## v20
// boom_pro
module boom_pro(sw7,start,clk,led,seg,sw_input,row,seg_cat,btn6,buzzer,green,red);
clock: 6.52 ns
lec_check: 0
abc_area: 1
cap_margin: 20
cell_pad_in_sites_global_placement: 0
core_aspect_ratio: 0.89
core_margin: 2
core_utilization: 72
cts_cluster_size: 14
gpl_timing_driven: 1
max_routing_layer: met5
min_routing_layer: met1
place_density_lb_addon: 0.2
slew_margin: 40
tns_end_percent: 100
run.sh (not shown) runs the stock make flow with config.mk's settings and CLKGATE_MAP_FILE=.
Status v20: flow complete, layout not clean - negative setup slack
Setup changes, v20 to v35
- TNS_END_PERCENT: 100 -> unset
- CORE_UTILIZATION: 72 -> 40
- CTS_CLUSTER_SIZE: 14 -> unset
- MIN_ROUTING_LAYER: met1 -> unset
- GPL_TIMING_DRIVEN: 1 -> unset
- PLACE_DENSITY_LB_ADDON: 0.2 -> unset
- CELL_PAD_IN_SITES_GLOBAL_PLACEMENT: 0 -> unset
- ABC_AREA: 1 -> unset
- SLEW_MARGIN: 40 -> 20
- CORE_ASPECT_RATIO: 0.89 -> unset
- MAX_ROUTING_LAYER: met5 -> unset
- the clock period (ns, I/O delays scaled along): 6.52 -> 9.91
--- outcome ---
v35 did not stop at any stage, and its layout met the timing, design-rule and antenna checks. v20 → v35: minimum period implied by the final worst setup slack increased 2130 ps, global-route usage has decreased, die size shows an increase of 72%. On worst hold slack: between v20 and v35, it ends up higher for v20. Compared v35 vs v20, and number of cells after detailed placement is down in v35. Aggregate routed wire length (v35 vs. v20) decreases by more than 10%. Half-perimeter wire length after placement improves in v35 relative to v20. v35 ended up with a lower highest achievable clock rate than v20 did. The higher number of clock buffers in the layout of v20 and v35 is in v35.
[inputs] v39 vs v35
- the clock period (ns, I/O delays scaled along): 9.91 -> 9.41
Notes after the runs:
Summary: with v35 as the reference, via count of the first global-routing pass in v39 moved up slightly. Relative area change from synthesis to final layout: v35 vs v39, no meaningful difference. On setup slack: v39 sits below v35. v39 against v35: final standard cell count with taps included and fillers excluded roughly the same; area occupied by registers essentially unchanged.
--- input diff v39..v29 ---
- an added SETUP_SLACK_MARGIN of -0.08
- a change of CORE_UTILIZATION from 40 to 72
- an added HOLD_SLACK_MARGIN of -0.1
- a change of the clock period (ns, I/O delays scaled along) from 9.41 to 6.65
==> results <==
| v29 | all stages done | FAIL | negative setup slack |. Diff v39 -> v29: post-route minimum period fell by 980 ps. Relative to v39, the number of iterations in the first detailed-routing pass of v29 is higher by 1. Length of routed met2 wiring of v29 exceeds that of v39 by more than 10%. Maximum number of pins on one net before global-route repair on v29 is down relative to v39. Via count of the first global-routing pass was lower in the run labelled v39. Diff v39..v29 | count of inverters other than clock inverters in the layout | unchanged. Density: v29 denser than v39.


Starting RTL as in the previous note.
## boom_pro
module boom_pro(sw7,start,clk,led,seg,sw_input,row,seg_cat,btn6,buzzer,green,red);
==> flow/config.mk <==
export PLATFORM = sky130hd
export DESIGN_NAME = boom_pro
export DESIGN_NICKNAME = boom_pro
export VERILOG_FILES = /design/flow/design.v
export SDC_FILE = /design/flow/constraint.sdc
export NUM_CORES = 4
export LEC_CHECK = 0
export ABC_AREA = 0
export CAP_MARGIN = 20
export CELL_PAD_IN_SITES_GLOBAL_PLACEMENT = 0
export CORE_ASPECT_RATIO = 1.48
export CORE_MARGIN = 2
export CORE_UTILIZATION = 65
export CTS_CLUSTER_DIAMETER = 51
export CTS_CLUSTER_SIZE = 73
export GPL_ROUTABILITY_DRIVEN = 0
export GPL_TIMING_DRIVEN = 1
export MAX_ROUTING_LAYER = met5
export MIN_ROUTING_LAYER = met1
export PLACE_DENSITY_LB_ADDON = 0.14
export SETUP_SLACK_MARGIN = 0.44
export SLEW_MARGIN = 20
export TNS_END_PERCENT = 100
==> flow/constraint.sdc <==
create_clock -name core_clock -period 7.94 [get_ports {clk}]
set_input_delay 1.5880 -clock core_clock [delete_from_list [all_inputs] [get_ports {clk}]]
set_output_delay 1.5880 -clock core_clock [all_outputs]
set_load 0.01 [all_outputs]
The starting point completed, yet does not pass: setup timing.
Change:
Settings changed: CORE_UTILIZATION 65 to 71, MAX_ROUTING_LAYER met5 to met4.
Clock period 7.94 ns to 8.3 ns, I/O delays scaled along.
The changed run ran to the end with no violations.
Worst setup slack gains 0.21 ns.
Worst hold slack gains 0.0040 ns.
Sequential share of layout area is higher by 0.17 points.
Via count is higher by 1.1%.
Routed wire length is lower by 1.9%.
Synthesized area stays the same.
Change:
Settings changed: ABC_AREA 0 to 1, CELL_PAD_IN_SITES_GLOBAL_PLACEMENT 0 to unset, CORE_ASPECT_RATIO 1.48 to unset, CORE_UTILIZATION 71 to 72, CTS_CLUSTER_DIAMETER 51 to unset, GPL_ROUTABILITY_DRIVEN 0 to unset, GPL_TIMING_DRIVEN 1 to unset, MAX_ROUTING_LAYER met4 to unset, MIN_ROUTING_LAYER met1 to unset, PLACE_DENSITY set to 0.65, PLACE_DENSITY_LB_ADDON 0.14 to unset, SETUP_SLACK_MARGIN 0.44 to -0.52, TNS_END_PERCENT 100 to unset.
Clock period 8.3 ns to 9.32 ns, I/O delays scaled along.
Result:
- design area is higher by about 1%
- sequential cell count is unchanged
- register-to-register slack is better by 1.1 ns
- count of clock-buffer cells in the layout increases by 12
- synthesized cell count rose by about 21%
Change:
Settings changed: ABC_AREA 1 to unset, CORE_UTILIZATION 72 to 40, CTS_CLUSTER_SIZE 73 to unset, PLACE_DENSITY 0.65 to unset, SETUP_SLACK_MARGIN -0.52 to 0.1.
Clock period 9.32 ns to 9.91 ns, I/O delays scaled along.
Setup slack got worse by 0.60 ns; cell count falls by 7.9%; global-route usage falls by 21 points.


boom_pro again, from the RTL that the note above started with.
Design boom_pro, start of the top module:
module boom_pro(sw7,start,clk,led,seg,sw_input,row,seg_cat,btn6,buzzer,green,red);
    input sw7,start,clk,btn6;        
    input [6:0] sw_input;            
    output buzzer;                   
    output [7:0] row,red,green;      
    output [7:0] seg_cat;            
    output [7:0] seg;                
    output reg [6:0] led;            
    reg [1:0] ps_input_times;        
    reg success;                     
    reg [6:0] password;              
    reg [1:0] game_state;            
    reg [4:0] countdown_times;       
    reg [4:0] user_defined_cdtime;   
    reg btn6_before;                 
    wire [4:0] leave_times;          
    wire [1:0] music_state;          
    wire [1:0] countdown_state;      
    wire [6:0] changing_pw;          
    wire btn6_pulse;                 
    wire start_pulse;                
    always @(posedge clk) begin
        if (!sw7) begin
            btn6_before<=0;
            user_defined_cdtime<=0;
            ps_input_times<=0;
            led<=0;
            success<=0;
            game_state<=0;
  ...
export LEC_CHECK = 0
export ABC_AREA = 1
export CAP_MARGIN = 20
export CORE_MARGIN = 2
export CORE_UTILIZATION = 72
export CTS_CLUSTER_SIZE = 13
export HOLD_SLACK_MARGIN = -0.1
export PLACE_DENSITY_LB_ADDON = 0.2
export SETUP_SLACK_MARGIN = -0.08
export SLEW_MARGIN = 20
create_clock -name core_clock -period 6.65 [get_ports {clk}]
The first run produced a layout that fails on negative setup slack.
==> next run, changes <==
Settings changed: ABC_AREA 1 to default, CTS_CLUSTER_SIZE 13 to 41, HOLD_SLACK_MARGIN -0.1 to default, PLACE_DENSITY from default to 0.65, PLACE_DENSITY_LB_ADDON 0.2 to default, SETUP_SLACK_MARGIN -0.08 to 1.0.
Clock period 6.65 ns to 9.32 ns, I/O delays scaled along.
=> Now the flow finished clean. Flip-flop count is unchanged. Register-to-register slack improved by 2.3 ns. Wire length is lower by 30%. Via count falls by about 21%. Die size drops by about 3.5%. Area after synthesis falls by 3.5%. Cell area decreases by 8.9%. Setup slack gains 2.3 ns. Global-route usage is lower by 10 points.
==> next run, changes <==
Settings changed: CORE_UTILIZATION 72 to 9, CTS_CLUSTER_SIZE 41 to default, PLACE_DENSITY 0.65 to default, SETUP_SLACK_MARGIN 1.0 to default.
Clock period 9.32 ns to 23.5 ns, I/O delays scaled along.
Effect: Synthesized area is unchanged; synthesized cell count is unchanged; wire length fell by 6.0%; worst setup slack improves by 13 ns; first-iteration DRC count fell by 40%; cell area rose by 11%.
==> next run, changes <==
Settings changed: CORE_UTILIZATION 9 to 45.
Clock period 23.5 ns to 9.91 ns, I/O delays scaled along.
Outcome:
- global-route usage rises by 19 points
- maximum frequency rises by 5.0%
- critical path depth rises by 2
- area after synthesis is unchanged
- routed wire length rises by 1.1%
- final cell count falls by 44%
- die area falls by 80%
- count of clock-buffer cells in the layout rises by 9
==> next run, changes <==
Settings changed: CAP_MARGIN 20 to 5, CORE_UTILIZATION 45 to 72.
Clock period 9.91 ns to 6.76 ns, I/O delays scaled along.
What happened: The changed run produced a layout that fails on negative setup slack. Area after synthesis is unchanged. Critical path depth rises by 3. Hold slack improved by 0.037 ns.
